## JK
==> flow/design.v <==
module rot_encoder
  #(parameter
    BAND_WIDTH = 32)
   (input logic                   sa,
    input logic                   sb,
    output logic [BAND_WIDTH-1:0] count,
    input logic                   clk,
    input logic                   rstn);
   logic [BAND_WIDTH-1:0]         count_r;
   logic [3:0]                    patern;
   logic [1:0]                    sa_q, sb_q;
   always_comb begin
      count  = count_r;
      patern = {sa_q[1], sb_q[1], sa_q[0], sb_q[0]};
   end
   always_ff @(posedge clk) begin
      if(!rstn) begin
         count_r <= 0;
         sa_q    <= 0;
         sb_q    <= 0;
      end
      else begin
         sa_q[1] <= sa_q[0];
         sb_q[1] <= sb_q[0];
         sa_q[0] <= sa;
         sb_q[0] <= sb;
         case(patern)
           4'b0010: count_r <= count_r + 1;
           4'b1011: count_r <= count_r + 1;
           4'b1101: count_r <= count_r + 1;
           4'b0100: count_r <= count_r + 1;
           4'b0001: count_r <= count_r - 1;
           4'b0111: count_r <= count_r - 1;
           4'b1110: count_r <= count_r - 1;
           4'b1000: count_r <= count_r - 1;
           default: count_r <= count_r;
         endcase
      end
   end
endmodule
module pwm_generator
  #(parameter
    BAND_WIDTH       = 32,
    PWM_PERIOD_CYCLE = 1000)
   (input logic [BAND_WIDTH-1:0] width,
    output logic                 pwm,
    input logic                  clk,
    input logic                  rstn);
   logic [BAND_WIDTH-1:0]        count_r;
   always_comb begin
      pwm = (count_r < width) ? 1 : 0;
   end
   always_ff @(posedge clk) begin
      if(!rstn) begin
         count_r <= 0;
      end
      else if(count_r < PWM_PERIOD_CYCLE) begin
         count_r <= count_r + 1;
      end
      else begin
         count_r <= 0;
      end
   end
endmodule
module p_controller
  #(parameter
    BAND_WIDTH         = 32,
    CLK_FREQ           = 100_000_000,
    ONE_ROTATION_PULSE = 630,  
    SAMPLING_RATE      = 100,  
    localparam
    PI_FIXED           = 804,  
    RESOLUTION         = 2 * PI_FIXED * SAMPLING_RATE / ONE_ROTATION_PULSE,
    UPDATE_INTERVAL    = CLK_FREQ / SAMPLING_RATE)
   (input  logic [31:0]           target_rot_v,
    input  logic [31:0]           p_gain,
    input  logic [31:0]           rot_cnt,
    output logic [BAND_WIDTH-1:0] pulse_width,
    input  logic                  clk,
    input  logic                  rstn);
   typedef enum logic [1:0] {STT_GET_ERROR,
                             STT_CALC_TERM,
                             STT_CALC_PULSE,
                             STT_WAIT} p_statetype;
   p_statetype  p_state;
   logic [31:0] cnt_r;
   logic        update_flag;
   logic [31:0] rot_cnt_r;
   logic signed [BAND_WIDTH*2-1:0] pulse_width_r, pulse_width_w;
   logic signed [BAND_WIDTH*2-1:0] rotate_samp_cnt_r;
   logic signed [BAND_WIDTH*2-1:0] error_w;
   logic signed [BAND_WIDTH*2-1:0] error_r, p_error_r;
   logic signed [BAND_WIDTH*2-1:0] p_term_r;
   logic signed [BAND_WIDTH*2-1:0] p_term_w;
   logic [31:0] p_gain_r;
   always_comb begin
      update_flag   = (cnt_r == UPDATE_INTERVAL) ? 1 : 0;
      error_w       = $signed(target_rot_v) - (rotate_samp_cnt_r * $signed(RESOLUTION));
      p_term_w      = ($signed(p_gain_r) * error_r);
      pulse_width_w = pulse_width_r + p_term_r;
      pulse_width   = pulse_width_r;
   end
   always_ff @(posedge clk) begin
      if(!rstn) begin
         p_state           <= STT_WAIT;
         cnt_r             <= 0;
         pulse_width_r     <= 0;
         rotate_samp_cnt_r <= 0;
         rot_cnt_r         <= 0;
         error_r           <= 0;
         p_error_r         <= 0;
         p_term_r          <= 0;
      end
      else begin
         p_gain_r <= p_gain;
         if(update_flag) begin
            cnt_r <= 0;
         end
         else begin
            cnt_r <= cnt_r + 1;
         end
         case(p_state)
           STT_GET_ERROR: begin
              p_error_r <= error_r;
              error_r   <= error_w;
              p_state <= STT_CALC_TERM;
           end
           STT_CALC_TERM: begin
              p_term_r <= p_term_w >>> 16;
              p_state  <= STT_CALC_PULSE;
           end
           STT_CALC_PULSE: begin
              pulse_width_r <= (target_rot_v != 0) ? pulse_width_w : 0;
              p_state       <= STT_WAIT;
           end
           STT_WAIT: begin
              if(update_flag) begin
                 rotate_samp_cnt_r <= $signed(rot_cnt) - $signed(rot_cnt_r);
                 rot_cnt_r         <= rot_cnt;
                 p_state           <= STT_GET_ERROR;
              end
           end
         endcase
      end
   end
endmodule
module motor_ctrl
  #(parameter
    CLK_FREQ = 100_000,
    localparam
    BAND_WIDTH         = 32,
    ONE_ROTATION_PULSE = 630,  
    SAMPLING_RATE      = 100,  
    PWM_PERIOD         = 40,   
    PWM_PERIOD_CYCLE   = (CLK_FREQ / 100_000) * PWM_PERIOD)
   (output logic                  pwm,
    output logic                  dir,
    output logic [BAND_WIDTH-1:0] pulse_width,
    output logic [BAND_WIDTH-1:0] rot_cnt,
    input  logic [31:0]           target_rot_v,
    input  logic [31:0]           p_gain,
    input  logic                  sa,
    input  logic                  sb,
    input  logic                  clk,
    input  logic                  rstn);
   logic [BAND_WIDTH-1:0] pwm_pulse_width;
   pwm_generator #(.BAND_WIDTH(BAND_WIDTH),
                   .PWM_PERIOD_CYCLE(PWM_PERIOD_CYCLE))
   pwm_gen_inst(.width(pwm_pulse_width),
                .pwm(pwm),
                .clk(clk),
                .rstn(rstn));
   rot_encoder #(.BAND_WIDTH(BAND_WIDTH))
   rot_encoder_inst(.sa(sa),
                    .sb(sb),
                    .count(rot_cnt),
                    .clk(clk),
                    .rstn(rstn));
   p_controller #(.BAND_WIDTH(BAND_WIDTH),
                  .CLK_FREQ(CLK_FREQ),
                  .ONE_ROTATION_PULSE(ONE_ROTATION_PULSE),
                  .SAMPLING_RATE(SAMPLING_RATE))
   p_ctrl_inst(.target_rot_v(target_rot_v),
               .p_gain(p_gain),
               .rot_cnt(rot_cnt),
               .pulse_width(pulse_width),
               .clk(clk),
               .rstn(rstn));
   always_comb begin
      dir             = pulse_width[31:31] ? 1'b1 : 1'b0;
      pwm_pulse_width = pulse_width[31:31] ? ~pulse_width : pulse_width;
   end
endmodule
==> flow/config.mk <==
export PLATFORM = sky130hd
export DESIGN_NAME = motor_ctrl
export DESIGN_NICKNAME = motor_ctrl
export VERILOG_FILES = /design/flow/design.v
export SDC_FILE = /design/flow/constraint.sdc
export NUM_CORES = 4
export LEC_CHECK = 0
export CAP_MARGIN = 20
export CORE_MARGIN = 2
export CORE_UTILIZATION = 72
export PLACE_DENSITY_LB_ADDON = 0.0
export SETUP_SLACK_MARGIN = 1.6
export SLEW_MARGIN = 20
==> flow/constraint.sdc <==
create_clock -name core_clock -period 5.51 [get_ports {clk}]
set_input_delay 1.1020 -clock core_clock [delete_from_list [all_inputs] [get_ports {clk}]]
set_output_delay 1.1020 -clock core_clock [all_outputs]
set_load 0.01 [all_outputs]
run.sh (not shown) runs the stock make flow with config.mk's settings and CLKGATE_MAP_FILE=.
From the logs: JK reached the end of the flow and failed the layout checks with negative setup slack.
> inputs changed (JK -> MS)
Settings: putting PLACE_DENSITY at 0.6 where nothing was set; clearing PLACE_DENSITY_LB_ADDON, which used to be 0.0; swapping 1.6 for 1.71 in SETUP_SLACK_MARGIN; swapping 72 for 45 in CORE_UTILIZATION; swapping 5.51 for 8.84 in the clock period (ns, I/O delays scaled along).
--- outcome ---
Total power: MS below JK
MS went all the way through the flow, and no timing, DRC or antenna check failed.
Post-layout instance count excluding filler cells: MS vs JK up 4.3%
MS reports its uppermost layer routed as met4 while JK reports met5.
[diff] fmax, MS relative to JK: improvement
JK has a lower worst setup slack than MS.
Summary — wire length on met1, MS relative to JK: higher, by 6.6 mm.
In MS, sequential share of layout area is higher than in JK.
Worst hold slack across all endpoints of MS is on par with JK.
The following lists how AL was set up differently from MS:
Settings: a change of SETUP_SLACK_MARGIN from 1.71 to -0.54; an added CTS_CLUSTER_DIAMETER of 64; a change of CAP_MARGIN from 20 to 0; a change of CORE_UTILIZATION from 45 to 72; a change of the clock period (ns, I/O delays scaled along) from 8.84 to 5.51.
--- outcome ---
From MS to AL the numbers moved as follows: utilization of the core after routing has increased; die area has decreased; amount of wire on met2 after detailed routing has increased; detailed-route wire length on metal 1 has decreased; shortest clock period the worst path allows after layout has decreased. Comparing MS and AL, worst ir drop on vdd is higher on AL. Changes observed in AL relative to MS: clock tree skew after final layout shrank by 0.011 ns; area of all placed cells without fillers grew by 3.6%; post-placement worst setup slack shrank by 2.78 ns; highest clock rate held steady. The worst hold margin on MS is in line with that on AL. Final checks on AL, whose flow otherwise completed, came back failing, citing negative setup slack.
#### Input delta (TR over AL)
Settings: PLACE_DENSITY removed (was 0.6); PLACE_DENSITY_LB_ADDON newly set to 0.0; CAP_MARGIN changed from 0 to 20; CTS_CLUSTER_DIAMETER removed (was 64); SETUP_SLACK_MARGIN changed from -0.54 to 1.36; the clock period (ns, I/O delays scaled along) changed from 5.51 to 4.81.
Results
- The overall via count from detail_route in TR is 1.06 times that in AL.
- Summary of TR over AL: utilization higher, maximum clock frequency lower.
- Status for AL and TR: no clean run
- Time the worst path needs with I/O delays and setup in TR is 0.20 ns higher than in AL
- Between AL and TR, logic share of the area is higher for AL, TR comes in under that.
- Compared with AL, TR shows a higher global-route wire length before repair.
- Re share of synthesized cell area in and-or and or-and compound cells: no difference whatsoever between TR and AL.
- TR against AL; wire length is up by more than 10%.
Power figures rest on the tool's default switching activity, not on a simulated workload.
